**config.mk**
```make
export PLATFORM = sky130hd
export DESIGN_NAME = lab4_2
export DESIGN_NICKNAME = lab4_2
export VERILOG_FILES = /design/flow/design.v
export SDC_FILE = /design/flow/constraint.sdc
export NUM_CORES = 4
export LEC_CHECK = 0
export CAP_MARGIN = 30
export CELL_PAD_IN_SITES_DETAIL_PLACEMENT = 1
export CORE_ASPECT_RATIO = 1.09
export CORE_MARGIN = 3
export CORE_UTILIZATION = 40
export CTS_CLUSTER_DIAMETER = 233
export GPL_ROUTABILITY_DRIVEN = 0
export GPL_TIMING_DRIVEN = 0
export PLACE_DENSITY_LB_ADDON = 0.04
export SLEW_MARGIN = 40
export TNS_END_PERCENT = 10
```
**constraint.sdc**
```tcl
create_clock -name core_clock -period 12.6 [get_ports {clk}]
set_input_delay 2.5200 -clock core_clock [delete_from_list [all_inputs] [get_ports {clk}]]
set_output_delay 2.5200 -clock core_clock [all_outputs]
set_load 0.01 [all_outputs]
```
**design.v**
```verilog
		`timescale 1ns / 1ps
module lab4_2( 
              input wire      mode,
              input wire[2:0] opCode,
              input wire[3:0] value,
              input clk,
              input reset,
              output reg[9:0] result,
              output reg cacheFull,
              output reg invalidOp,
              output reg overflow);
	reg [2:0] opcode_array[0:31];
	reg [3:0] value_array[0:31];
	integer i;
	reg [10:0] counter;
	reg [10:0] counter2;
	reg [20:0] p0;
	reg [20:0] p1;
	reg [10:0] temp_for_p0_p1_change;	
	reg temp_for_bit_change;
	reg [6:0] PC;
	reg [6:0] begin_PC;
	reg flag;
    always @(posedge clk or posedge reset) begin 
		if(reset) begin
			for(i=0;i<32;i=i+1)begin
				opcode_array[i] = 0;
				value_array[i] = 0;
			end
		   invalidOp = 0;  
			cacheFull = 0;
			overflow = 0;
		   counter = 0;	  
		   counter2= 0;	  
		   p0 = 0;	  
		   p1 = 0;  
		   PC = 0;
		   flag = 0;
		   begin_PC = 0;
		   result = 0;
		end else begin
			if(mode == 1) begin 
				temp_for_p0_p1_change = p0;
			   if(opcode_array[PC] == 0) begin		  
					p0 = p0 + value_array[PC]; 			  
			   end
			   if(opcode_array[PC] == 1) begin
					p0 = p0 + p1 + value_array[PC];				  
			   end
			   if(opcode_array[PC] == 2) begin
					p0 = p0 * p1 + value_array[PC];					
			   end
			   if(opcode_array[PC] == 4) begin 
					counter2 = 0;
					for(i=0;i<10;i=i+1) begin			
						if(p0[i] == 1) counter2 = counter2 + 1; 						
					end			
					p0 = counter2;	  
			   end
			   if(opcode_array[PC] == 5) begin
					for(i=0;i<5;i=i+1) begin
						temp_for_bit_change = p0[i];			
						p0[i] = p0[9-i];			
						p0[9-i] = temp_for_bit_change;
					end
			   end
			   if(opcode_array[PC] == 6) begin					
					begin_PC = value_array[PC];
			   end
			   flag = 0;
			   for(i=10;i<21;i=i+1)begin				  
					if (p0[i] == 1) flag = 1;
					p0[i] = 0;
			   end
				if(flag == 0) begin		
					overflow = 0;	
				end	
				else begin	
					overflow = 1;	
				end
				PC = PC + 1;
				if(PC >= counter) begin  
					PC = begin_PC;			  
				end
				p1 = temp_for_p0_p1_change; 
				result = p0;
			end else begin 
				if(opCode == 3 || opCode == 7)begin	
					invalidOp = 1;	
				end else begin			
					invalidOp = 0;	
					if(counter > 31) begin		
						cacheFull = 1;		
					end else begin	
						opcode_array[counter] = opCode;	
						value_array[counter] = value;	
						counter = counter + 1;
					end
				end
			end
		end 		
    end
endmodule
```
**run.sh**
```bash
#!/bin/bash
# the make line also repeats each setting of config.mk as NAME=value (left out here)
make -C /OpenROAD-flow-scripts/flow DESIGN_CONFIG=/design/flow/config.mk WORK_HOME=/design/flow/orfs CLKGATE_MAP_FILE= finish
```
==> run summary, run 1 <==
fresh numbers from the pnr run: register share after synthesis=34.6%, # nets final=2,227, R2R depth=54, cell taking the most area after synthesis=dfrtp_1, Tool Warnings=36, simple-gate portion of the synthesized area=11.9%, hold buffers post-CTS=0, post-route insts no fill=2,683, status=complete, no violations, clock sink count=272, Synth top area share=34.6%, crit path max fanout=10, Hold Fails Final Rpt=0, FILL cells=5,256, EDFF count, synth=0, CP Depth=54, Remaining DRCs=0, site row count=84, R2R Setup Slk=0.33 ns, Post-synth top cells=dfrtp_1 (272), mux2_2 (242), nand2_1 (172), global-route wire length before repair=107 mm, vias in the first global route=16,567, Worst Setup End Kind=register, die area=51,900 sq um, HPWL after DPL=52.0 mm, Clock transition at path regs=0.06 ns, f_max=81.5 MHz, Critical Path Source=PC[1]$_DFFE_PP0P_, clock latency on the worst-skew pair=0.55 ns, number of DRC markers in iteration 0=988, syn_area_per_cell=10.4 sq um, XOR Share, Synth=3.13%, vias per cell=5.88, Cell Area, Synth=19,700 sq um, YS chip area=19,700 sq um, final worst setup slack=0.332 ns, yosys cell count=1,902, Final Max Slew Viols=0, Die Wd=218 um, overall fraction of global-route tracks in use=27.6%, top-count cell post-synth=dfrtp_1, Inst Count DP=2,574, Remaining Overflow, GRT=0, Setup WS pre-CTS=-3.02 ns, core region area=48,500 sq um, CTS buffer count=34, main logic family after synthesis=adder cells, DR pass1 iterations=5, Post-Syn Nets=2,112, CTS root buffer=clkbuf_16, CP max stage delay=0.56 ns, Cell area leaders=dfrtp_1 (35%), mux2_2 (14%), fa_1 (8.8%), CTS tree=yes, number of port buffers=21, final core utilization=48.0%, Area growth syn-to-layout=18.2%, via count=15,764, H-Tree Depth=2, Mux area share=15.9%, ys flops=272, largest net degree at the start of global routing=67, floorplan core density=40.6%, antenna-violating nets left=0, final setup vio count=0, post-synthesis cell type count=104, drt total wl=71.5 mm, yosys warns=3, Crit path buffers/inverters=11, antenna diode count=0, Async SR Flop Fraction=100%, CP delay by family, top=adder cells, Most used DFF post-synth=dfrtp_1, number of max-cap violations=0, min-delay src=counter[7]$_DFFE_PP0P_, r2r endpoint=p0[4]$_DFFE_PP0P_, Worst slew margin=41.3%, Slowest-stage cell, CP=or4_4, Mapped Cells=1,902, Critical Path Start Type=register, Hold Crit Class=reg -> reg, routed wire length per instance=26.6 um, Setup crit end=p0[4]$_DFFE_PP0P_, clk_skew=0.0216 ns, Die Y=238 um, Compound Share, Synth=13.3%, CP Data Required Time=13.03 ns, fin crit period=12.27 ns, Reg2Reg Launch Point=PC[1]$_DFFE_PP0P_, Final Cycle Share=97.4%, initial antenna violation count=0, Hold Path Sink=counter[7]$_DFFE_PP0P_, Logic cell area=12,600 sq um, I/O pins=23, worst-margin pin slew=0.880 ns, Crit Path Category=reg -> reg, Reg area=6810 sq um, WHS Path Cells=1, arrival time at the worst endpoint=12.69 ns, Post-Synth Adder-Cell Area=16.0%, Clock Tree Buf Depth=3
-- stage by stage --
stage / setup TNS, ns / instance area, sq um / hold slack, ns
after floorplan: 0 / 19700 / 0.429
after global placement: -417.42 / 20700 / 0.440
after detailed placement: -17.11 / 21000 / 0.453
after CTS: -0.0571 / 23000 / 0.469
after global routing: -0.0325 / 23300 / 0.479
final: 0 / 23300 / 0.461
-- repair_timing --
item,4_1_cts,5_1_grt
resized,132,61
setup buffers,38,27
pin swaps,29,33
setup endpoints to repair,9,6
-- layer usage --
layer / up-vias / global-route usage (%) / share of wire, %
met3: 137 / 3.72 / 4.5
met1: 8261 / 35.1 / 42
met4: 0 / 9.89 / 4.0
met5: - / 0 / 0
met2: 428 / 48.2 / 50
li1: 6938 / - / -
-- cell type report --
type / count / share of cell area, %
multi-input combinational: 1371 / 54.2
sequential: 272 / 29.3
clock buffer: 47 / 4.21
timing repair buffer: 91 / 3.59
tap: 645 / 3.47
inverter: 148 / 2.45
buffer: 99 / 2.35
clock inverter: 10 / 0.473
==> run 2: changes to the inputs <==
CORE_MARGIN = 6   (was 3)
CTS_CLUSTER_DIAMETER = 213   (was 233)
clock period = 7.44 ns   (was 12.6 ns; I/O delays follow)
==> run summary, run 2 <==
fresh numbers from the pnr run: via count=15,837, CTS tree=yes, Most used DFF post-synth=dfrtp_1, Remaining DRCs=0, I/O pins=23, clock sink count=272, floorplan core density=40.7%, Die Y=244 um, top-count cell post-synth=dfrtp_1, FILL cells=5,268, r2r endpoint=p0[4]$_DFFE_PP0P_, Hold Crit Class=reg -> reg, overall fraction of global-route tracks in use=26.5%, DR pass1 iterations=5, CP delay by family, top=adder cells, R2R Setup Slk=-4.94 ns, vias in the first global route=17,195, syn_area_per_cell=10.4 sq um, antenna-violating nets left=0, HPWL after DPL=53.1 mm, CTS buffer count=35, met3 wire length=3.13 mm, core region area=48,300 sq um, fin crit period=12.38 ns, drt total wl=72.7 mm, antenna diode count=0, min-delay src=counter[7]$_DFFE_PP0P_, Remaining Overflow, GRT=0, f_max=80.8 MHz, Die Wd=224 um, Async SR Flop Fraction=100%, final worst setup slack=-4.94 ns, global-route wire length before repair=111 mm, ys flops=272, CTS root buffer=clkbuf_16, routed wl met2=35.7 mm, initial antenna violation count=0, XOR Share, Synth=3.13%, Post-Route M1 WL=29.9 mm, Post-Syn Nets=2,112, yosys cell count=1,902, Inst Count DP=2,586, Hold Fails Final Rpt=0, Mapped Cells=1,902, Synth top area share=34.6%, Mux area share=15.9%, number of max-cap violations=0, post-route insts no fill=2,699, post-synthesis cell type count=104, design area=23,700 sq um, EDFF count, synth=0, highest metal used=met4, number of port buffers=21, Worst slew margin=38.0%, H-Tree Depth=2, Worst Setup End Kind=register, final setup vio count=11, register share after synthesis=34.6%, Cell Area, Synth=19,700 sq um, Post-synth top cells=dfrtp_1 (272), mux2_2 (242), nand2_1 (172), Clock Tree Buf Depth=3, Critical Path Start Type=register, simple-gate portion of the synthesized area=11.9%, Final Max Slew Viols=0, Logic cell area=12,700 sq um, Slowest-stage cell, CP=fa_2, number of DRC markers in iteration 0=1,117, Reg2Reg Launch Point=PC[2]$_DFFE_PP0P_, main logic family after synthesis=adder cells, Crit path buffers/inverters=14, cell taking the most area after synthesis=dfrtp_1, largest net degree at the start of global routing=25, # nets final=2,238, yosys warns=3, Tool Warnings=38, YS chip area=19,700 sq um, CP Depth=61, clk_skew=0.0293 ns, Crit Path Category=reg -> reg, Reg area=6810 sq um, Critical Path Source=PC[2]$_DFFE_PP0P_, status=finished with violations, CP max stage delay=0.60 ns, Final Cycle Share=166%, crit path max fanout=8, R2R depth=61, Compound Share, Synth=13.3%, site row count=84, Area growth syn-to-layout=20.2%, WHS Path Cells=1, Violated Checks=negative setup slack, die area=54,700 sq um, Area after DPL=21,500 sq um, vias per cell=5.87, Clock transition at path regs=0.06 ns, arrival time at the worst endpoint=12.82 ns, Cell area leaders=dfrtp_1 (35%), mux2_2 (14%), fa_1 (8.8%), Hold Path Sink=counter[7]$_DFFE_PP0P_, worst-margin pin slew=0.928 ns, RSZ-0062 raised after global routing=true, CP Data Required Time=7.88 ns, Setup crit end=p0[4]$_DFFE_PP0P_, Post-Synth Adder-Cell Area=16.0%, routed wire length per instance=26.9 um, clock latency on the worst-skew pair=0.58 ns
## run 2: per-stage QoR
stage                     worst slack (ns)  TNS (ns)  hold WS, ns  util (%)
after floorplan                      -4.37    -32.15        0.429         -
after global placement               -7.05    -63.38        0.442      43.4
after detailed placement             -6.95    -60.53        0.448      44.5
after CTS                            -5.07    -42.36        0.466      48.5
after global routing                 -5.30    -46.68        0.484      49.0
final                                -4.94    -42.31        0.464      49.0
## run 2: per-layer routing
layer	global-route usage [%]	vias to the layer above
met5	0	-
met4	12.3	0
met3	3.86	162
met2	44.7	420
met1	33.3	8302
li1	-	6953
## run 2: layout make-up
cell class	instances	share of cell area, %
Timing Repair Buffer	92	4.19
Buffer	108	3.07
Tap cell	645	3.41
Multi-Input combinational cell	1371	53.4
Clock inverter	14	0.613
Sequential cell	272	28.8
Clock buffer	49	4.13
Inverter	148	2.37
## run 2: timing repair
action                                  in CTS  in global routing
buffers inserted                            37                 15
hold buffers                                 0                  0
pin swaps                                   41                 22
resized                                    120                 23
endpoints found under the setup margin      11                 11
==> run 3: changes to the inputs <==
CAP_MARGIN = 0   (was 30)
CELL_PAD_IN_SITES_DETAIL_PLACEMENT = unset   (was 1)
CORE_ASPECT_RATIO = unset   (was 1.09)
CORE_MARGIN = 2   (was 6)
CORE_UTILIZATION = 67   (was 40)
CTS_CLUSTER_DIAMETER = 31   (was 213)
GPL_ROUTABILITY_DRIVEN = unset   (was 0)
GPL_TIMING_DRIVEN = unset   (was 0)
MIN_ROUTING_LAYER = met1   (was unset)
PLACE_DENSITY_LB_ADDON = unset   (was 0.04)
SETUP_SLACK_MARGIN = -0.37   (was unset)
SLEW_MARGIN = 35   (was 40)
TNS_END_PERCENT = unset   (was 10)
clock period = 7.1 ns   (was 7.44 ns; I/O delays follow)
==> run summary, run 3 <==
fresh numbers from the pnr run: YS chip area=19,700 sq um, Tool Warnings=44, status=finished with violations, Post-Synth Adder-Cell Area=16.0%, post-synthesis cell type count=104, WHS Path Cells=0, CP Depth=55, initial antenna violation count=0, Final Max Slew Viols=0, vias per cell=6.90, register share after synthesis=34.6%, Remaining DRCs=0, Synth top area share=34.6%, Worst slew margin=37.2%, Clock transition at path regs=0.05 ns, Hold Path Sink=counter[9]$_DFFE_PP0P_, drt total wl=74.4 mm, largest net degree at the start of global routing=131, CP delay by family, top=adder cells, H-Tree Depth=2, XOR Share, Synth=3.13%, worst-margin pin slew=0.939 ns, clock sink count=272, clock latency on the worst-skew pair=0.58 ns, Setup crit end=p0[4]$_DFFE_PP0P_, Crit path buffers/inverters=8, CP Data Required Time=7.54 ns, Async SR Flop Fraction=100%, main logic family after synthesis=adder cells, Die Y=175 um, Hold Fails Final Rpt=0, overall fraction of global-route tracks in use=45.9%, R2R depth=55, DR pass1 iterations=9, Mapped Cells=1,902, Critical Path Start Type=register, Placer Congestion=1.04, hold slack=0.376 ns, number of max-cap violations=0, fin crit period=12.00 ns, final worst setup slack=-4.90 ns, Slowest-stage cell, CP=fa_1, Compound Share, Synth=13.3%, Post-Syn Nets=2,112, Setup WS pre-CTS=-4.55 ns, Hold Crit Class=reg -> reg, FILL cells=1,229, Mux area share=15.9%, Area growth syn-to-layout=30.3%, CTS tree=yes, top-count cell post-synth=dfrtp_1, routed wire length per instance=28.0 um, global-route wire length before repair=108 mm, Remaining Overflow, GRT=0, f_max=83.3 MHz, Clock Tree Buf Depth=3, RSZ-0062 raised after global routing=true, arrival time at the worst endpoint=12.44 ns, clk_skew=0.0329 ns, simple-gate portion of the synthesized area=11.9%, HPWL after DPL=48.6 mm, Worst Setup End Kind=register, antenna diode count=0, CTS root buffer=clkbuf_16, Cell area leaders=dfrtp_1 (35%), mux2_2 (14%), fa_1 (8.8%), Critical Path Source=PC[1]$_DFFE_PP0P_, site row count=62, number of DRC markers in iteration 0=2,384, core region area=28,800 sq um, vias in the first global route=18,849, Final Cycle Share=169%, EDFF count, synth=0, CP max stage delay=0.56 ns, final setup vio count=11, CTS buffer count=52, Cell Area, Synth=19,700 sq um, min-delay src=counter[9]$_DFFE_PP0P_, Crit Path Category=reg -> reg, yosys cell count=1,902, Die Wd=175 um, syn_area_per_cell=10.4 sq um, Post-synth top cells=dfrtp_1 (272), mux2_2 (242), nand2_1 (172), floorplan core density=68.4%, die area=30,800 sq um, number of port buffers=22, ys flops=272, Most used DFF post-synth=dfrtp_1, crit path max fanout=4, yosys warns=3, r2r endpoint=p0[4]$_DFFE_PP0P_, R2R Setup Slk=-4.90 ns, hold buffers post-CTS=0, I/O pins=23, Violated Checks=negative setup slack, setup TNS=-41.67 ns, via count=18,339, antenna-violating nets left=0, # nets final=2,446, cell taking the most area after synthesis=dfrtp_1, Reg2Reg Launch Point=PC[1]$_DFFE_PP0P_
==> run 3: layout make-up <==
| class | count | area, sq um | share of cell area (%) |
|---|---|---|---|
| multi-input cells | 1371 | 12900 | 50.1 |
| repair buffers | 391 | 3160 | 12.3 |
| inverters | 148 | 564 | 2.20 |
| well taps | 384 | 480 | 1.87 |
| clock inverters | 34 | 397 | 1.55 |
| clock buffers | 59 | 1380 | 5.37 |
| flip-flops and latches | 272 | 6810 | 26.6 |
==> run 3: per-layer routing <==
layer	vias to the layer above	wire (um)	track usage [%]
li1	7403	-	-
met1	8927	24900	53.8
met2	1447	34100	74.8
met3	562	7920	9.98
met4	0	7470	33.7
met5	-	0	0
==> run 3: what timing repair did <==
item / CTS / global route
endpoints found under the setup margin: 11 / 11
resized: 47 / 109
setup buffers: 10 / 22
pin swaps: 18 / 96
==> run 3: metrics by stage <==
step	utilization (%)	instances	instance area (sq um)
detailed placement	79.4	2540	22800
finish	89.1	2659	25700
floorplan	-	1902	20000
global placement	79.3	2540	22800
CTS	86.6	2642	24900
global route	89.1	2659	25700
==> run 4: changes to the inputs <==
CAP_MARGIN = 20   (was 0)
CELL_PAD_IN_SITES_DETAIL_PLACEMENT = 2   (was unset)
CORE_UTILIZATION = 40   (was 67)
CTS_CLUSTER_DIAMETER = unset   (was 31)
MAX_ROUTING_LAYER = met4   (was unset)
MIN_ROUTING_LAYER = met2   (was met1)
PLACE_DENSITY_LB_ADDON = 0.17   (was unset)
SETUP_SLACK_MARGIN = -0.6   (was -0.37)
clock period = 12.5 ns   (was 7.1 ns; I/O delays follow)
==> run summary, run 4 <==
fresh numbers from the pnr run: status=finished with violations, Violated Checks=negative setup slack, post-synthesis cell type count=104, Setup WS pre-CTS=-0.410 ns, CTS root buffer=clkbuf_16, drt total wl=80.7 mm, largest net degree at the start of global routing=125, yosys cell count=1,902, Critical Path Start Type=register, Placer Congestion=1.03, routed wire length per instance=30.3 um, Post-synth top cells=dfrtp_1 (272), mux2_2 (242), nand2_1 (172), setup TNS=-0.0549 ns, syn_area_per_cell=10.4 sq um, XOR Share, Synth=3.13%, WHS Path Cells=0, number of port buffers=22, register share after synthesis=34.6%, simple-gate portion of the synthesized area=11.9%, CP Depth=56, R2R Setup Slk=-0.05 ns, number of DRC markers in iteration 0=4,038, Compound Share, Synth=13.3%, Clock transition at path regs=0.06 ns, EDFF count, synth=0, cell taking the most area after synthesis=dfrtp_1, CP Data Required Time=12.97 ns, arrival time at the worst endpoint=13.03 ns, most frequent CP cell=ha_1, Post-Syn Nets=2,112, Final Cycle Share=100%, YS chip area=19,700 sq um, Hold Crit Class=reg -> reg, core region area=48,700 sq um, Worst slew margin=38.1%, Hold Path Sink=counter[8]$_DFFE_PP0P_, CP delay by family, top=adder cells, Remaining Overflow, GRT=0, Cell area leaders=dfrtp_1 (35%), mux2_2 (14%), fa_1 (8.8%), Area growth syn-to-layout=14.2%, Mapped Cells=1,902, Async SR Flop Fraction=100%, top-count cell post-synth=dfrtp_1, Most used DFF post-synth=dfrtp_1, via count=21,823, site row count=81, Final Max Slew Viols=0, hold slack=0.379 ns, min-delay src=counter[8]$_DFFE_PP0P_, post-route insts no fill=2,665, Synth top area share=34.6%, number of max-cap violations=0, Mux area share=15.9%, antenna-violating nets left=0, crit path max fanout=20, yosys warns=3, CP max stage delay=0.54 ns, Crit Path Category=reg -> reg, overall fraction of global-route tracks in use=50.4%, CTS buffer count=35, # nets final=2,172, hold buffers post-CTS=0, I/O pins=23, ys flops=272, Slowest-stage cell, CP=mux2i_1, vias per cell=8.19, DR pass1 iterations=9, Die Wd=226 um, Inst Count DP=2,584, final setup vio count=1, fin crit period=12.55 ns, Hold Fails Final Rpt=0, Clock Tree Buf Depth=3, HPWL after DPL=55.4 mm, Tool Warnings=38, f_max=79.7 MHz, global-route wire length before repair=120 mm, R2R depth=56, Setup crit end=p0[4]$_DFFE_PP0P_, Crit path buffers/inverters=9, clock latency on the worst-skew pair=0.59 ns, FILL cells=5,031, clock sink count=272, floorplan core density=40.4%, main logic family after synthesis=adder cells, Die Y=226 um, die area=51,000 sq um, Reg2Reg Launch Point=PC[2]$_DFFE_PP0P_, final worst setup slack=-0.0549 ns, CTS tree=yes, r2r endpoint=p0[4]$_DFFE_PP0P_, Remaining DRCs=0, initial antenna violation count=4, Cell Area, Synth=19,700 sq um, H-Tree Depth=2, vias in the first global route=25,802, clk_skew=0.0465 ns, Critical Path Source=PC[2]$_DFFE_PP0P_, Post-Synth Adder-Cell Area=16.0%, worst-margin pin slew=0.923 ns, Worst Setup End Kind=register
run 4: layout make-up:
cell class,instances,area (sq um),area share [%]
well taps,664,831,3.69
clock inverters,14,120,0.534
repair buffers,134,1070,4.75
clock buffers,47,1000,4.45
diodes,15,37.5,0.167
flip-flops and latches,272,6810,30.3
multi-input cells,1371,12100,53.6
inverters,148,568,2.53
run 4: through the flow:
stage	instance area (sq um)	utilization, %
floorplan	19700	-
global placement	21100	43.2
detailed placement	21100	43.3
CTS	22200	45.6
global route	22500	46.1
finish	22500	46.1
run 4: layer usage:
metal | vias up | global-route usage (%) | wire length, um
met3 | 870 | 64.6 | 33800
met1 | 7316 | - | 0
met4 | 0 | 11.4 | 8200
met5 | - | - | 0
met2 | 6854 | 57.7 | 38700
li1 | 6783 | - | -
run 4: timing repair:
action / 4_1_cts / 5_1_grt
gates resized: 0 / 32
buffers inserted: 0 / 5
setup endpoints to repair: 0 / 6
hold endpoints to repair: 0 / 0
==> run 5: changes to the inputs <==
CELL_PAD_IN_SITES_DETAIL_PLACEMENT = unset   (was 2)
CORE_UTILIZATION = 58   (was 40)
MAX_ROUTING_LAYER = unset   (was met4)
MIN_ROUTING_LAYER = unset   (was met2)
PLACE_DENSITY_LB_ADDON = unset   (was 0.17)
SETUP_SLACK_MARGIN = unset   (was -0.6)
SLEW_MARGIN = 20   (was 35)
clock period = 6.88 ns   (was 12.5 ns; I/O delays follow)
==> run summary, run 5 <==
fresh numbers from the pnr run: Tool Warnings=43, worst-margin pin slew=1.11 ns, Critical Path Start Type=register, min-delay src=counter[10]$_DFFE_PP0P_, CP delay by family, top=adder cells, status=finished with violations, simple-gate portion of the synthesized area=11.9%, RSZ-0062 raised after global routing=true, HPWL after DPL=47.7 mm, Hold Crit Class=reg -> reg, via count=16,544, Post-Synth Adder-Cell Area=16.0%, Placer Congestion=0.989, Area growth syn-to-layout=27.1%, CTS root buffer=clkbuf_16, H-Tree Depth=1, Mux area share=15.9%, Die Y=188 um, DR pass1 iterations=5, number of port buffers=22, global-route wire length before repair=100 mm, Crit Path Category=reg -> reg, Clock Tree Buf Depth=3, Reg2Reg Launch Point=PC[1]$_DFFE_PP0P_, ys flops=272, Setup crit end=p0[4]$_DFFE_PP0P_, Final Cycle Share=165%, r2r endpoint=p0[4]$_DFFE_PP0P_, I/O pins=23, met3 wire length=3.69 mm, Final Max Slew Viols=0, largest net degree at the start of global routing=144, Critical Path Source=PC[1]$_DFFE_PP0P_, final worst setup slack=-4.49 ns, Post-synth top cells=dfrtp_1 (272), mux2_2 (242), nand2_1 (172), Worst Setup End Kind=register, yosys cell count=1,902, routed wl met2=31.0 mm, clk_skew=0.0113 ns, Die Wd=188 um, vias in the first global route=17,266, EDFF count, synth=0, Cell Area, Synth=19,700 sq um, top-count cell post-synth=dfrtp_1, Hold Path Sink=counter[10]$_DFFE_PP0P_, Clock transition at path regs=0.07 ns, Worst slew margin=25.9%, R2R Setup Slk=-4.49 ns, WHS Path Cells=0, setup TNS=-39.81 ns, routed wire length per instance=23.7 um, floorplan core density=58.9%, CP max stage delay=0.53 ns, Post-Syn Nets=2,112, Hold Fails Final Rpt=0, Most used DFF post-synth=dfrtp_1, CTS tree=yes, f_max=87.9 MHz, Setup WS pre-CTS=-4.89 ns, hold buffers post-CTS=0, core region area=33,400 sq um, Synth top area share=34.6%, register share after synthesis=34.6%, overall fraction of global-route tracks in use=36.9%, Cell area leaders=dfrtp_1 (35%), mux2_2 (14%), fa_1 (8.8%), CP Depth=56, drt total wl=64.1 mm, Crit path buffers/inverters=8, Slowest-stage cell, CP=fa_2, # nets final=2,447, highest metal used=met4, clock latency on the worst-skew pair=0.58 ns, number of DRC markers in iteration 0=1,453, R2R depth=56, yosys warns=3, Remaining Overflow, GRT=0, crit path max fanout=3, cell taking the most area after synthesis=dfrtp_1, Async SR Flop Fraction=100%, clock sink count=272, number of max-cap violations=0, Violated Checks=negative setup slack, final setup vio count=11, arrival time at the worst endpoint=11.84 ns, vias per cell=6.11, final core utilization=74.8%, Mapped Cells=1,902, hold slack=0.377 ns, Post-Route M1 WL=25.4 mm, YS chip area=19,700 sq um, die area=35,400 sq um, syn_area_per_cell=10.4 sq um, CP Data Required Time=7.35 ns, main logic family after synthesis=adder cells, site row count=67, Compound Share, Synth=13.3%, fin crit period=11.37 ns, antenna-violating nets left=0, Area after DPL=22,800 sq um, design area=25,000 sq um, XOR Share, Synth=3.13%, post-synthesis cell type count=104, Remaining DRCs=0, initial antenna violation count=1, CTS buffer count=29
[run 5: stage by stage]
step / instances
2_1_floorplan: 1902
3_3_place_gp: 2601
3_5_place_dp: 2602
4_1_cts: 2697
5_1_grt: 2707
6_report: 2709
[run 5: cell type report]
type	instances	area [sq um]
antenna	2	5.00
clock buffer	39	833
clock inverter	14	208
fill	2373	8430
inverter	148	564
multi-input combinational	1371	12700
sequential	272	6810
tap	448	561
timing repair buffer	415	3340
[run 5: what timing repair did]
action,in CTS,in global routing
pin swaps,56,37
gates cloned,0,0
gates resized,95,47
buffers inserted,42,11
hold endpoints to repair,0,0
setup endpoints to repair,11,11
[run 5: metal layers]
metal	vias up	GRT usage, %
li1	7376	-
met1	8303	46.1
met2	668	62.5
met3	197	4.17
met4	0	21.4
met5	-	0
==> run 6: changes to the inputs <==
CORE_UTILIZATION = 68   (was 58)
SETUP_SLACK_MARGIN = 2.23   (was unset)
clock period = 8.69 ns   (was 6.88 ns; I/O delays follow)
==> run summary, run 6 <==
fresh numbers from the pnr run: Die Y=174 um, HPWL after DPL=47.7 mm, via count=18,257, site row count=62, antenna-violating nets left=0, yosys warns=3, global-route wire length before repair=106 mm, Crit path buffers/inverters=11, CP max stage delay=0.81 ns, WHS Path Cells=0, Crit Path Category=reg -> reg, Worst Setup End Kind=register, hold buffers post-CTS=0, Clock transition at path regs=0.07 ns, largest net degree at the start of global routing=141, f_max=85.1 MHz, DR pass1 iterations=6, Mapped Cells=1,902, Final Cycle Share=135%, FILL cells=1,351, Global Route met1 Usage=53.4%, Placer Congestion=1.03, number of max-cap violations=0, Compound Share, Synth=13.3%, Reg2Reg Launch Point=PC[0]$_DFFE_PP0P_, clock latency on the worst-skew pair=0.57 ns, Final Max Slew Viols=0, Cell area leaders=dfrtp_1 (35%), mux2_2 (14%), fa_1 (8.8%), fin crit period=11.75 ns, Tool Warnings=42, number of DRC markers in iteration 0=2,223, CP Data Required Time=9.15 ns, Post-Syn Nets=2,112, cell taking the most area after synthesis=dfrtp_1, ys flops=272, Setup crit end=p0[4]$_DFFE_PP0P_, hold slack=0.379 ns, H-Tree Depth=1, arrival time at the worst endpoint=12.22 ns, die area=30,300 sq um, Remaining Overflow, GRT=0, vias in the first global route=18,495, syn_area_per_cell=10.4 sq um, CTS buffer count=30, Critical Path Source=PC[0]$_DFFE_PP0P_, Critical Path Start Type=register, routed wire length per instance=28.1 um, Hold Path Sink=counter[7]$_DFFE_PP0P_, antenna diode count=0, I/O pins=23, Hold Fails Final Rpt=0, Worst slew margin=14.2%, RSZ-0062 raised after global routing=true, YS chip area=19,700 sq um, core region area=28,600 sq um, Hold Crit Class=reg -> reg, Post-Synth Adder-Cell Area=16.0%, number of port buffers=22, Inst Count DP=2,511, worst-margin pin slew=1.28 ns, Slowest-stage cell, CP=a222oi_1, Async SR Flop Fraction=100%, Most used DFF post-synth=dfrtp_1, min-delay src=counter[7]$_DFFE_PP0P_, CTS tree=yes, XOR Share, Synth=3.13%, GR peak layer=met2, final worst setup slack=-3.06 ns, CP delay by family, top=adder cells, post-route insts no fill=2,638, final setup vio count=11, Violated Checks=negative setup slack, Remaining DRCs=0, clk_skew=0.0201 ns, CTS root buffer=clkbuf_16, R2R Setup Slk=-3.06 ns, Cell Area, Synth=19,700 sq um, EDFF count, synth=0, # nets final=2,440, Synth top area share=34.6%, CP Depth=56, GR met2 Demand/Resource=74.2%, register share after synthesis=34.6%, post-synthesis cell type count=104, drt total wl=74.1 mm, vias per cell=6.92, initial antenna violation count=3, status=finished with violations, R2R depth=56, crit path max fanout=6, clock sink count=272, GRT met3 Usage=9.08%, overall fraction of global-route tracks in use=45.8%, top-count cell post-synth=dfrtp_1, floorplan core density=68.8%, Post-synth top cells=dfrtp_1 (272), mux2_2 (242), nand2_1 (172), Clock Tree Buf Depth=3, yosys cell count=1,902, Mux area share=15.9%, r2r endpoint=p0[4]$_DFFE_PP0P_, main logic family after synthesis=adder cells, simple-gate portion of the synthesized area=11.9%, Area growth syn-to-layout=26.9%, Die Wd=174 um
[run 6: area by class of cell]
type / instances / area (sq um) / share of cell area [%]
inverters: 148 / 562 / 2.25
clock buffers: 42 / 867 / 3.47
clock inverters: 14 / 235 / 0.941
flip-flops and latches: 272 / 6810 / 27.3
well taps: 384 / 480 / 1.92
multi-input cells: 1371 / 12800 / 51.2
repair buffers: 407 / 3240 / 13.0
[run 6: stage by stage]
stage	worst slack (ns)	TNS (ns)	utilization, %	area, sq um
finish	-3.06	-24.52	87.3	25000
global route	-3.46	-27.65	87.3	25000
CTS	-2.74	-18.85	85.4	24500
detailed placement	-3.16	-24.04	78.7	22500
global placement	-2.87	-21.17	78.6	22500
floorplan	-3.12	-18.40	-	20000
[run 6: routing by layer]
layer  vias up  share of wire, %  wire length, um
met5         -             0.050               37
met4         6                11             8020
met3       580                10             7750
met2      1428                45            33500
met1      8873                33            24700
li1       7370                 -                -
[run 6: timing repair]
item,in CTS,in global routing
buffers inserted,42,29
endpoints found under the setup margin,11,11
gates resized,99,69
pin swaps,96,80
==> run 7: changes to the inputs <==
ABC_AREA = 1   (was unset)
CORE_UTILIZATION = 72   (was 68)
CTS_CLUSTER_SIZE = 49   (was unset)
HOLD_SLACK_MARGIN = -0.1   (was unset)
PLACE_DENSITY = 0.73   (was unset)
SETUP_SLACK_MARGIN = unset   (was 2.23)
TNS_END_PERCENT = 5   (was unset)
clock period = 11.0 ns   (was 8.69 ns; I/O delays follow)
==> run summary, run 7 <==
fresh numbers from the pnr run: r2r endpoint=p0[7]$_DFFE_PP0P_, Setup crit end=p0[7]$_DFFE_PP0P_, H-Tree Depth=1, number of DRC markers in iteration 0=2,130, Hold Crit Class=reg -> reg, YS chip area=19,300 sq um, Cell Area, Synth=19,300 sq um, vias per cell=6.36, CP delay by family, top=adder cells, main logic family after synthesis=simple AND/OR/NAND/NOR gates, GR met2 Demand/Resource=72.2%, Worst Setup End Kind=register, f_max=93.2 MHz, Remaining Overflow, GRT=0, Global Route met1 Usage=51.9%, I/O pins=23, Hold Path Sink=counter[8]$_DFFE_PP0P_, Final Cycle Share=97.5%, Worst slew margin=24.8%, hold slack=0.381 ns, routed wire length per instance=20.6 um, antenna-violating nets left=0, Critical Path Source=PC[0]$_DFFE_PP0P_, CTS buffer count=27, ys flops=272, GR peak layer=met2, drt total wl=60.3 mm, worst-margin pin slew=1.12 ns, arrival time at the worst endpoint=11.13 ns, hold buffers post-CTS=0, syn_area_per_cell=7.80 sq um, overall fraction of global-route tracks in use=42.6%, number of port buffers=22, register share after synthesis=35.3%, Synth top area share=35.3%, crit path max fanout=5, antenna diode count=0, CTS tree=yes, status=complete, no violations, Hold Fails Final Rpt=0, Mapped Cells=2,475, top-count cell post-synth=nand2_1, Tool Warnings=42, Area growth syn-to-layout=14.4%, Mux area share=0.0519%, clk_skew=0.0139 ns, vias in the first global route=18,411, fin crit period=10.73 ns, via count=18,631, Critical Path Start Type=register, largest net degree at the start of global routing=166, clock latency on the worst-skew pair=0.54 ns, CTS root buffer=clkbuf_16, R2R Setup Slk=0.27 ns, post-route insts no fill=2,928, WHS Path Cells=0, Slowest-stage cell, CP=fa_1, initial antenna violation count=0, Crit path buffers/inverters=12, Reg2Reg Launch Point=PC[0]$_DFFE_PP0P_, global-route wire length before repair=94.5 mm, number of max-cap violations=0, min-delay src=counter[8]$_DFFE_PP0P_, CP Depth=61, core region area=26,200 sq um, Post-Synth Adder-Cell Area=16.4%, Inst Count DP=2,861, design area=22,100 sq um, site row count=59, clock sink count=272, GRT met3 Usage=6.52%, Cell area leaders=dfrtp_1 (35%), nand2_1 (13%), fa_1 (9.0%), yosys cell count=2,475, Placer Congestion=1.03, most frequent CP cell=nand2_1, Area after DPL=20,500 sq um, Clock Tree Buf Depth=3, simple-gate portion of the synthesized area=26.6%, Clock transition at path regs=0.07 ns, final setup vio count=0, Async SR Flop Fraction=100%, Most used DFF post-synth=dfrtp_1, cell taking the most area after synthesis=dfrtp_1, EDFF count, synth=0, R2R depth=61, HPWL after DPL=42.9 mm, Remaining DRCs=0, Die Y=168 um, die area=28,100 sq um, XOR Share, Synth=1.32%, DR pass1 iterations=9, Final Max Slew Viols=0, post-synthesis cell type count=64, CP Data Required Time=11.40 ns, Post-Syn Nets=2,685, Crit Path Category=reg -> reg, CP max stage delay=0.54 ns, Die Wd=168 um, Post-synth top cells=nand2_1 (649), o21ai_0 (290), dfrtp_1 (272), Compound Share, Synth=12.1%, floorplan core density=73.6%, # nets final=2,783, yosys warns=3
run 7: what timing repair did:
action                                 4_1_cts  5_1_grt
resized                                     20      113
setup buffers                                0       18
endpoints found under the hold margin        0        0
pin swaps                                    2       45
setup endpoints to repair                    9       11
run 7: layout make-up:
type,instances,area [sq um]
clock buffer,31,721
clock inverter,18,216
fill,1555,4130
inverter,294,1130
multi-input combinational,1805,11400
sequential,272,6810
tap,335,419
timing repair buffer,173,1410
run 7: per-layer routing:
| layer | share of wire (%) | up-vias |
|---|---|---|
| li1 | - | 8249 |
| met1 | 36 | 8798 |
| met2 | 48 | 1269 |
| met3 | 9.2 | 315 |
| met4 | 7.0 | 0 |
| met5 | 0 | - |
run 7: stage by stage:
stage / setup TNS (ns) / setup WS [ns] / utilization [%]
after floorplan: 0 / 0.254 / -
after global placement: 0 / 0.0175 / 78.2
after detailed placement: -1.52 / -0.259 / 78.2
after CTS: -0.0123 / -0.00535 / 82.1
after global routing: -1.02 / -0.182 / 84.2
final: 0 / 0.270 / 84.2
==> run 8: changes to the inputs <==
MAX_ROUTING_LAYER = met4   (was unset)
SETUP_SLACK_MARGIN = 2.96   (was unset)
clock period = 9.91 ns   (was 11.0 ns; I/O delays follow)
==> run summary, run 8 <==
yosys + openroad results -> core region area=26,200 sq um, floorplan core density=73.6%, Placer Congestion=1.04, ys flops=272, CTS root buffer=clkbuf_16, site row count=59, Most used DFF post-synth=dfrtp_1, yosys warns=3, Mapped Cells=2,475, Cell Area, Synth=19,300 sq um, Cell area leaders=dfrtp_1 (35%), nand2_1 (13%), fa_1 (9.0%), H-Tree Depth=1, Post-Synth Adder-Cell Area=16.4%, I/O pins=23, main logic family after synthesis=simple AND/OR/NAND/NOR gates, number of port buffers=22, Async SR Flop Fraction=100%, Setup WS pre-CTS=-1.01 ns, hold buffers post-CTS=0, register share after synthesis=35.3%, Die Y=168 um, Post-Syn Nets=2,685, Clock Tree Buf Depth=3, CTS buffer count=28, die area=28,100 sq um, cell taking the most area after synthesis=dfrtp_1, Exit stage=5_1_grt, syn_area_per_cell=7.80 sq um, Post-synth top cells=nand2_1 (649), o21ai_0 (290), dfrtp_1 (272), simple-gate portion of the synthesized area=26.6%, XOR Share, Synth=1.32%, Inst Count DP=2,984, Mux area share=0.0519%, EDFF count, synth=0, Area after DPL=21,500 sq um, Die Wd=168 um, HPWL after DPL=45.6 mm, status=aborted with a tool error, YS chip area=19,300 sq um, Synth top area share=35.3%, post-synthesis cell type count=64, top-count cell post-synth=nand2_1, yosys cell count=2,475, clock sink count=272, Compound Share, Synth=12.1%
## run 8: metrics by stage
step | hold WS, ns
2_1_floorplan | 0.429
3_3_place_gp | 0.366
3_5_place_dp | 0.366
4_1_cts | 0.383
## run 8: repair_timing
| item | CTS |
|---|---|
| endpoints found under the setup margin | 11 |
| cloned | 0 |
| pin swaps | 78 |
| resized | 131 |
| setup buffers | 42 |
==> run 9: changes to the inputs <==
CORE_UTILIZATION = 71   (was 72)
CTS_CLUSTER_SIZE = 31   (was 49)
HOLD_SLACK_MARGIN = -0.08   (was -0.1)
MAX_ROUTING_LAYER = unset   (was met4)
MIN_ROUTING_LAYER = met1   (was unset)
PLACE_DENSITY = unset   (was 0.73)
PLACE_DENSITY_LB_ADDON = 0.24   (was unset)
SETUP_SLACK_MARGIN = 2.63   (was 2.96)
SLEW_MARGIN = 30   (was 20)
TNS_END_PERCENT = unset   (was 5)
clock period = 8.99 ns   (was 9.91 ns; I/O delays follow)
==> run summary, run 9 <==
yosys + openroad results -> YS chip area=19,300 sq um, simple-gate portion of the synthesized area=26.6%, hold buffers post-CTS=0, Exit stage=5_1_grt, top-count cell post-synth=nand2_1, Most used DFF post-synth=dfrtp_1, ys flops=272, register share after synthesis=35.3%, Area after DPL=21,600 sq um, floorplan core density=72.0%, Mapped Cells=2,475, site row count=60, Post-Syn Nets=2,685, Async SR Flop Fraction=100%, Compound Share, Synth=12.1%, post-synthesis cell type count=64, clock sink count=272, Placer Congestion=1.07, number of port buffers=22, syn_area_per_cell=7.80 sq um, die area=28,500 sq um, Synth top area share=35.3%, yosys warns=3, status=aborted with a tool error, main logic family after synthesis=simple AND/OR/NAND/NOR gates, Clock Tree Buf Depth=3, CTS root buffer=clkbuf_16, Cell Area, Synth=19,300 sq um, Inst Count DP=3,003, Cell area leaders=dfrtp_1 (35%), nand2_1 (13%), fa_1 (9.0%), HPWL after DPL=44.1 mm, core region area=26,800 sq um, yosys cell count=2,475, H-Tree Depth=1, Post-Synth Adder-Cell Area=16.4%, Die Wd=169 um, I/O pins=23, CTS buffer count=28, XOR Share, Synth=1.32%, EDFF count, synth=0, Post-synth top cells=nand2_1 (649), o21ai_0 (290), dfrtp_1 (272), Mux area share=0.0519%, cell taking the most area after synthesis=dfrtp_1, Die Y=169 um
==> run 9: what timing repair did <==
item	CTS
setup buffers	63
pin swaps	85
endpoints found under the setup margin	11
resized	150
==> run 9: metrics by stage <==
step	setup WS, ns	hold slack [ns]
2_1_floorplan	-1.09	0.429
3_5_place_dp	-1.92	0.368
4_1_cts	-1.29	0.386
3_3_place_gp	-1.50	0.366
==> run 10: changes to the inputs <==
CORE_UTILIZATION = 72   (was 71)
CTS_CLUSTER_SIZE = 39   (was 31)
HOLD_SLACK_MARGIN = unset   (was -0.08)
SETUP_SLACK_MARGIN = unset   (was 2.63)
clock period = 9.01 ns   (was 8.99 ns; I/O delays follow)
==> run summary, run 10 <==
yosys + openroad results -> cell taking the most area after synthesis=dfrtp_1, die area=28,100 sq um, Mux area share=0.0519%, floorplan core density=73.6%, register share after synthesis=35.3%, Exit stage=5_1_grt, simple-gate portion of the synthesized area=26.6%, overall fraction of global-route tracks in use=83.4%, number of port buffers=22, site row count=59, hold buffers post-CTS=0, I/O pins=23, first error=[ERROR GRT-0232] Routing congestion too high. Check the congestion heatmap in the GUI., Cell area leaders=dfrtp_1 (35%), nand2_1 (13%), fa_1 (9.0%), top-count cell post-synth=nand2_1, yosys cell count=2,475, Die Wd=168 um, clock sink count=272, Clock Tree Buf Depth=3, ys flops=272, CTS buffer count=27, Die Y=168 um, XOR Share, Synth=1.32%, HPWL after DPL=44.8 mm, yosys warns=3, CTS root buffer=clkbuf_16, Most used DFF post-synth=dfrtp_1, Setup WS pre-CTS=-1.85 ns, Post-Syn Nets=2,685, Post-Synth Adder-Cell Area=16.4%, syn_area_per_cell=7.80 sq um, Mapped Cells=2,475, Post-synth top cells=nand2_1 (649), o21ai_0 (290), dfrtp_1 (272), Placer Congestion=1.01, main logic family after synthesis=simple AND/OR/NAND/NOR gates, Remaining Overflow, GRT=160, Cell Area, Synth=19,300 sq um, post-synthesis cell type count=64, EDFF count, synth=0, H-Tree Depth=1, core region area=26,200 sq um, Compound Share, Synth=12.1%, Async SR Flop Fraction=100%, Synth top area share=35.3%, YS chip area=19,300 sq um, status=aborted with a tool error
-- run 10: routing by layer --
layer / global-route usage, % / overflow
met5: 49.0 / 0
met4: 83.8 / 71
met3: 71.3 / 5
met2: 96.4 / 84
met1: 82.9 / 0
-- run 10: what timing repair did --
item / in CTS
buffers inserted: 62
cloned: 0
setup endpoints to repair: 11
pin swaps: 129
gates resized: 166
-- run 10: per-stage QoR --
step / instances / cell area, sq um / hold WS, ns
after floorplan: 2475 / 19400 / 0.429
after global placement: 3007 / 21700 / 0.365
after detailed placement: 3007 / 21700 / 0.368
after CTS: 3116 / 23800 / 0.383
==> run 11: changes to the inputs <==
ABC_AREA = unset   (was 1)
CORE_UTILIZATION = 66   (was 72)
CTS_CLUSTER_SIZE = unset   (was 39)
MIN_ROUTING_LAYER = unset   (was met1)
PLACE_DENSITY_LB_ADDON = unset   (was 0.24)
SLEW_MARGIN = 20   (was 30)
TNS_END_PERCENT = 5   (was unset)
clock period = 11.4 ns   (was 9.01 ns; I/O delays follow)
==> run summary, run 11 <==
fresh numbers from the pnr run: status=finished with violations, Violated Checks=negative setup slack, # nets final=2,286, die area=31,200 sq um, drt total wl=61.7 mm, Area growth syn-to-layout=17.4%, syn_area_per_cell=10.4 sq um, Post-Syn Nets=2,112, cell taking the most area after synthesis=dfrtp_1, yosys cell count=1,902, simple-gate portion of the synthesized area=11.9%, final setup vio count=1, Mapped Cells=1,902, Placer Congestion=1.07, Mux area share=15.9%, clock latency on the worst-skew pair=0.56 ns, FILL cells=2,010, Die Wd=177 um, Cell Area, Synth=19,700 sq um, main logic family after synthesis=adder cells, RSZ-0062 raised after global routing=true, Inst Count DP=2,411, CTS tree=yes, Async SR Flop Fraction=100%, CP max stage delay=0.54 ns, global-route wire length before repair=96.0 mm, Final Cycle Share=101%, fin crit period=11.47 ns, via count=16,234, final worst setup slack=-0.0651 ns, Worst slew margin=24.2%, yosys warns=3, Hold Crit Class=reg -> reg, routed wire length per instance=24.8 um, clk_skew=0.0199 ns, Most used DFF post-synth=dfrtp_1, r2r endpoint=p0[4]$_DFFE_PP0P_, Reg2Reg Launch Point=PC[2]$_DFFE_PP0P_, register share after synthesis=34.6%, overall fraction of global-route tracks in use=40.4%, EDFF count, synth=0, Remaining Overflow, GRT=0, antenna diode count=0, Setup crit end=p0[4]$_DFFE_PP0P_, Setup WS pre-CTS=-0.412 ns, top-count cell post-synth=dfrtp_1, clock sink count=272, R2R Setup Slk=-0.07 ns, Hold Fails Final Rpt=0, core region area=29,500 sq um, CP Data Required Time=11.85 ns, Remaining DRCs=0, hold slack=0.380 ns, Post-synth top cells=dfrtp_1 (272), mux2_2 (242), nand2_1 (172), post-route insts no fill=2,487, YS chip area=19,700 sq um, WHS Path Cells=0, R2R depth=54, Crit path buffers/inverters=11, Post-Synth Adder-Cell Area=16.0%, crit path max fanout=19, CTS root buffer=clkbuf_16, CTS buffer count=29, ys flops=272, I/O pins=23, antenna-violating nets left=0, HPWL after DPL=45.1 mm, vias in the first global route=16,677, DR pass1 iterations=6, CP delay by family, top=adder cells, Synth top area share=34.6%, Compound Share, Synth=13.3%, Die Y=177 um, XOR Share, Synth=3.13%, Clock Tree Buf Depth=3, number of DRC markers in iteration 0=1,596, Crit Path Category=reg -> reg, Slowest-stage cell, CP=fa_1, post-synthesis cell type count=104, initial antenna violation count=0, Critical Path Start Type=register, H-Tree Depth=1, largest net degree at the start of global routing=114, f_max=87.2 MHz, Cell area leaders=dfrtp_1 (35%), mux2_2 (14%), fa_1 (8.8%), number of max-cap violations=0, floorplan core density=66.8%, Final Max Slew Viols=0, min-delay src=counter[10]$_DFFE_PP0P_, worst-margin pin slew=1.14 ns, arrival time at the worst endpoint=11.91 ns, number of port buffers=22, vias per cell=6.53, Clock transition at path regs=0.07 ns, Critical Path Source=PC[2]$_DFFE_PP0P_, final core utilization=78.4%, Hold Path Sink=counter[10]$_DFFE_PP0P_, CP Depth=54, Worst Setup End Kind=register, Tool Warnings=42, site row count=63
run 11: per-layer routing:
metal	wire length [um]	track usage (%)	vias up
met5	0	0	-
met2	29100	66.5	807
met1	23700	50.9	8126
met4	4120	23.0	0
met3	4820	6.74	237
li1	-	-	7064
run 11: final cells by class:
class                   count  area [sq um]  area share [%]
inverters                 148           563            2.44
multi-input cells        1371         12200            53.0
well taps                 390           488            2.11
flip-flops and latches    272          6810            29.5
repair buffers            254          2000            8.66
clock inverters            17           218           0.942
clock buffers              35           788            3.41
run 11: timing repair:
item	CTS	global route
setup endpoints to repair	5	6
buffers inserted	14	9
hold buffers	0	0
pin swaps	23	17
gates resized	34	24
run 11: metrics by stage:
stage               TNS [ns]  cell area (sq um)
floorplan             -0.535              19900
CTS                   -0.112              22900
global placement      -0.134              21600
detailed placement    -0.753              21600
global route           -1.84              23100
finish               -0.0651              23100
==> run 12: changes to the inputs <==
CORE_UTILIZATION = 68   (was 66)
HOLD_SLACK_MARGIN = -0.1   (was unset)
clock period = 10.3 ns   (was 11.4 ns; I/O delays follow)
==> run summary, run 12 <==
fresh numbers from the pnr run: ys flops=272, Remaining DRCs=0, routed wire length per instance=25.3 um, Worst slew margin=19.6%, floorplan core density=68.8%, arrival time at the worst endpoint=12.19 ns, cell taking the most area after synthesis=dfrtp_1, Post-synth top cells=dfrtp_1 (272), mux2_2 (242), nand2_1 (172), yosys cell count=1,902, number of port buffers=22, register share after synthesis=34.6%, Mapped Cells=1,902, CTS tree=yes, Placer Congestion=1.08, Most used DFF post-synth=dfrtp_1, global-route wire length before repair=101 mm, Final Cycle Share=114%, Cell area leaders=dfrtp_1 (35%), mux2_2 (14%), fa_1 (8.8%), final setup vio count=7, Reg2Reg Launch Point=PC[0]$_DFFE_PP0P_, Hold Path Sink=counter[10]$_DFFE_PP0P_, largest net degree at the start of global routing=141, Setup crit end=p0[4]$_DFFE_PP0P_, Post-Synth Adder-Cell Area=16.0%, Remaining Overflow, GRT=0, fin crit period=11.75 ns, Synth top area share=34.6%, YS chip area=19,700 sq um, most frequent CP cell=ha_4, CP Depth=57, Hold Fails Final Rpt=0, initial antenna violation count=0, r2r endpoint=p0[4]$_DFFE_PP0P_, vias per cell=6.59, Cell Area, Synth=19,700 sq um, H-Tree Depth=1, f_max=85.1 MHz, FILL cells=1,546, crit path max fanout=5, die area=30,300 sq um, Final Max Slew Viols=0, post-route insts no fill=2,586, clock latency on the worst-skew pair=0.55 ns, CP delay by family, top=adder cells, post-synthesis cell type count=104, CP Data Required Time=10.74 ns, vias in the first global route=17,974, CTS buffer count=29, CP max stage delay=0.57 ns, number of DRC markers in iteration 0=1,784, site row count=62, clk_skew=0.0273 ns, Violated Checks=negative setup slack, min-delay src=counter[10]$_DFFE_PP0P_, syn_area_per_cell=10.4 sq um, I/O pins=23, # nets final=2,391, status=finished with violations, Critical Path Source=PC[0]$_DFFE_PP0P_, R2R depth=57, simple-gate portion of the synthesized area=11.9%, Tool Warnings=44, antenna-violating nets left=0, Crit Path Category=reg -> reg, worst-margin pin slew=1.21 ns, HPWL after DPL=46.4 mm, Compound Share, Synth=13.3%, antenna diode count=0, number of max-cap violations=0, XOR Share, Synth=3.13%, Die Wd=174 um, overall fraction of global-route tracks in use=43.4%, main logic family after synthesis=adder cells, R2R Setup Slk=-1.45 ns, yosys warns=3, EDFF count, synth=0, Setup WS pre-CTS=-1.52 ns, Crit path buffers/inverters=9, Critical Path Start Type=register, core region area=28,600 sq um, WHS Path Cells=0, clock sink count=272, Mux area share=15.9%, Die Y=174 um, Inst Count DP=2,492, Hold Crit Class=reg -> reg, Clock Tree Buf Depth=3, DR pass1 iterations=8, Clock transition at path regs=0.07 ns, Area growth syn-to-layout=22.3%, CTS root buffer=clkbuf_16, Slowest-stage cell, CP=fa_2, Worst Setup End Kind=register, drt total wl=65.3 mm, final worst setup slack=-1.45 ns, top-count cell post-synth=dfrtp_1, via count=17,053, Async SR Flop Fraction=100%, Post-Syn Nets=2,112, RSZ-0062 raised after global routing=true
==> run 12: layout make-up <==
class	instances	area [sq um]	area share, %
well taps	384	480	2.00
inverters	148	563	2.34
clock inverters	12	196	0.816
flip-flops and latches	272	6810	28.3
repair buffers	359	2810	11.7
clock buffers	40	817	3.39
multi-input cells	1371	12400	51.5
==> run 12: timing repair <==
action | in CTS | in global routing
pin swaps | 43 | 32
endpoints found under the setup margin | 7 | 9
gates cloned | 0 | 0
setup buffers | 29 | 13
endpoints found under the hold margin | 0 | 0
resized | 51 | 37
hold buffers | 0 | 0
==> run 12: per-stage QoR <==
stage	util, %	setup TNS (ns)	cell area (sq um)	hold WS, ns
after floorplan	-	-6.27	19900	0.429
after global placement	77.8	-5.76	22300	0.367
after detailed placement	77.9	-7.88	22300	0.369
after CTS	83.1	-5.60	23800	0.382
after global routing	84.1	-9.20	24100	0.394
final	84.1	-7.06	24100	0.378
==> run 12: routing by layer <==
layer / global-route usage (%) / routed length (um) / vias to the layer above
met5: 0 / 0 / -
met4: 31.1 / 5570 / 0
met3: 7.13 / 5290 / 362
met2: 71.6 / 30600 / 1038
met1: 52.0 / 23800 / 8396
li1: - / - / 7257
==> run 13: changes to the inputs <==
ABC_AREA = 1   (was unset)
CORE_UTILIZATION = 72   (was 68)
CTS_CLUSTER_DIAMETER = 372   (was unset)
CTS_CLUSTER_SIZE = 100   (was unset)
HOLD_SLACK_MARGIN = unset   (was -0.1)
PLACE_DENSITY = 0.36   (was unset)
SETUP_SLACK_MARGIN = 1.89   (was unset)
clock period = 6.78 ns   (was 10.3 ns; I/O delays follow)
==> run summary, run 13 <==
yosys + openroad results -> status=aborted with a tool error, Exit stage=5_1_grt, first error=[ERROR GRT-0232] Routing congestion too high. Check the congestion heatmap in the GUI., Die Wd=168 um, Post-synth top cells=nand2_1 (649), o21ai_0 (290), dfrtp_1 (272), clock sink count=272, register share after synthesis=35.3%, Placer Congestion=0.986, I/O pins=23, Cell area leaders=dfrtp_1 (35%), nand2_1 (13%), fa_1 (9.0%), cell taking the most area after synthesis=dfrtp_1, EDFF count, synth=0, Area after DPL=22,000 sq um, Post-Syn Nets=2,685, Compound Share, Synth=12.1%, die area=28,100 sq um, Mux area share=0.0519%, site row count=59, Post-Synth Adder-Cell Area=16.4%, Most used DFF post-synth=dfrtp_1, Clock Tree Buf Depth=3, CTS buffer count=6, main logic family after synthesis=simple AND/OR/NAND/NOR gates, core region area=26,200 sq um, simple-gate portion of the synthesized area=26.6%, Setup WS pre-CTS=-4.22 ns, CTS root buffer=clkbuf_16, H-Tree Depth=1, YS chip area=19,300 sq um, ys flops=272, Mapped Cells=2,475, Die Y=168 um, floorplan core density=73.6%, Synth top area share=35.3%, overall fraction of global-route tracks in use=83.9%, XOR Share, Synth=1.32%, post-synthesis cell type count=64, Async SR Flop Fraction=100%, Cell Area, Synth=19,300 sq um, top-count cell post-synth=nand2_1, yosys warns=3, number of port buffers=22, yosys cell count=2,475, HPWL after DPL=48.0 mm, syn_area_per_cell=7.80 sq um, Remaining Overflow, GRT=178
-- run 13: timing repair --
item                                    CTS
endpoints found under the hold margin     0
setup buffers                            65
gates resized                           141
pin swaps                                95
hold buffers                              0
endpoints found under the setup margin   11
-- run 13: through the flow --
stage               std cells
floorplan                2475
global placement         3049
detailed placement       3049
CTS                      3122
-- run 13: per-layer routing --
metal / GRT usage [%] / overflow
met3: 74.3 / 7
met5: 45.4 / 0
met1: 82.4 / 8
met2: 96.8 / 91
met4: 83.9 / 72
==> run 14: changes to the inputs <==
CTS_CLUSTER_DIAMETER = unset   (was 372)
CTS_CLUSTER_SIZE = 31   (was 100)
MIN_ROUTING_LAYER = met1   (was unset)
PLACE_DENSITY = unset   (was 0.36)
PLACE_DENSITY_LB_ADDON = 0.24   (was unset)
SETUP_SLACK_MARGIN = unset   (was 1.89)
SLEW_MARGIN = 30   (was 20)
TNS_END_PERCENT = 75   (was 5)
clock period = 9.04 ns   (was 6.78 ns; I/O delays follow)
==> run summary, run 14 <==
yosys + openroad results -> status=aborted with a tool error, Exit stage=5_1_grt, first error=[ERROR GRT-0232] Routing congestion too high. Check the congestion heatmap in the GUI., Cell area leaders=dfrtp_1 (35%), nand2_1 (13%), fa_1 (9.0%), number of port buffers=22, site row count=59, H-Tree Depth=1, Synth top area share=35.3%, register share after synthesis=35.3%, Post-synth top cells=nand2_1 (649), o21ai_0 (290), dfrtp_1 (272), yosys warns=3, Die Wd=168 um, ys flops=272, CTS root buffer=clkbuf_16, Clock Tree Buf Depth=3, CTS buffer count=28, cell taking the most area after synthesis=dfrtp_1, clock sink count=272, Mux area share=0.0519%, Post-Synth Adder-Cell Area=16.4%, die area=28,100 sq um, overall fraction of global-route tracks in use=89.9%, simple-gate portion of the synthesized area=26.6%, yosys cell count=2,475, Async SR Flop Fraction=100%, core region area=26,200 sq um, YS chip area=19,300 sq um, HPWL after DPL=46.0 mm, hold buffers post-CTS=0, XOR Share, Synth=1.32%, Placer Congestion=0.977, floorplan core density=73.6%, Post-Syn Nets=2,685, Die Y=168 um, EDFF count, synth=0, top-count cell post-synth=nand2_1, Remaining Overflow, GRT=434, main logic family after synthesis=simple AND/OR/NAND/NOR gates, Mapped Cells=2,475, Most used DFF post-synth=dfrtp_1, Area after DPL=21,800 sq um, Compound Share, Synth=12.1%, post-synthesis cell type count=64, Cell Area, Synth=19,300 sq um, syn_area_per_cell=7.80 sq um, I/O pins=23
-- run 14: per-stage QoR --
| stage | setup WS, ns | hold slack, ns | util (%) | instances |
|---|---|---|---|---|
| 4_1_cts | -1.10 | 0.382 | 90.7 | 3116 |
| 3_3_place_gp | -1.61 | 0.367 | 83.0 | 3013 |
| 2_1_floorplan | -1.04 | 0.429 | - | 2475 |
| 3_5_place_dp | -2.12 | 0.366 | 83.1 | 3014 |
-- run 14: timing repair --
item | CTS
buffers inserted | 52
endpoints found under the setup margin | 11
pin swaps | 102
resized | 143
-- run 14: per-layer routing --
layer  GRT overflow  GRT usage, %
met4            155          93.0
met2            232           101
met3             17          80.4
met1             27          87.4
met5              3          61.7
==> run 15: changes to the inputs <==
CORE_UTILIZATION = 71   (was 72)
CTS_CLUSTER_SIZE = 15   (was 31)
PLACE_DENSITY = 0.73   (was unset)
PLACE_DENSITY_LB_ADDON = unset   (was 0.24)
SETUP_SLACK_MARGIN = 2.77   (was unset)
TNS_END_PERCENT = unset   (was 75)
clock period = 9.28 ns   (was 9.04 ns; I/O delays follow)
==> run summary, run 15 <==
yosys + openroad results -> Synth top area share=35.3%, overall fraction of global-route tracks in use=80.8%, HPWL after DPL=43.6 mm, top-count cell post-synth=nand2_1, clock sink count=272, Remaining Overflow, GRT=24, Most used DFF post-synth=dfrtp_1, main logic family after synthesis=simple AND/OR/NAND/NOR gates, I/O pins=23, core region area=26,800 sq um, ys flops=272, EDFF count, synth=0, Cell area leaders=dfrtp_1 (35%), nand2_1 (13%), fa_1 (9.0%), Mapped Cells=2,475, Post-synth top cells=nand2_1 (649), o21ai_0 (290), dfrtp_1 (272), Cell Area, Synth=19,300 sq um, Setup WS pre-CTS=-2.16 ns, hold buffers post-CTS=0, Exit stage=5_1_grt, H-Tree Depth=1, Mux area share=0.0519%, Die Wd=169 um, Compound Share, Synth=12.1%, CTS buffer count=28, Die Y=169 um, status=aborted with a tool error, Post-Synth Adder-Cell Area=16.4%, yosys cell count=2,475, cell taking the most area after synthesis=dfrtp_1, syn_area_per_cell=7.80 sq um, yosys warns=3, simple-gate portion of the synthesized area=26.6%, Clock Tree Buf Depth=3, YS chip area=19,300 sq um, post-synthesis cell type count=64, first error=[ERROR GRT-0232] Routing congestion too high. Check the congestion heatmap in the GUI., XOR Share, Synth=1.32%, Placer Congestion=0.959, number of port buffers=22, floorplan core density=72.0%, register share after synthesis=35.3%, Post-Syn Nets=2,685, Async SR Flop Fraction=100%, site row count=60, CTS root buffer=clkbuf_16, die area=28,500 sq um
==> run 15: layer usage <==
layer / global-route usage (%) / overflow
met3: 71.3 / 4
met5: 51.7 / 0
met2: 93.1 / 12
met1: 79.9 / 1
met4: 78.9 / 7
==> run 15: what timing repair did <==
item                       CTS
setup endpoints to repair   11
resized                    150
pin swaps                  105
buffers inserted            75
==> run 15: metrics by stage <==
| stage | instances | hold WS, ns | cell area, sq um | TNS [ns] | util, % |
|---|---|---|---|---|---|
| after detailed placement | 3020 | 0.367 | 21800 | -21.50 | 81.3 |
| after CTS | 3145 | 0.382 | 23900 | -10.30 | 89.2 |
| after floorplan | 2475 | 0.429 | 19400 | -5.98 | - |
| after global placement | 3020 | 0.367 | 21800 | -17.53 | 81.3 |
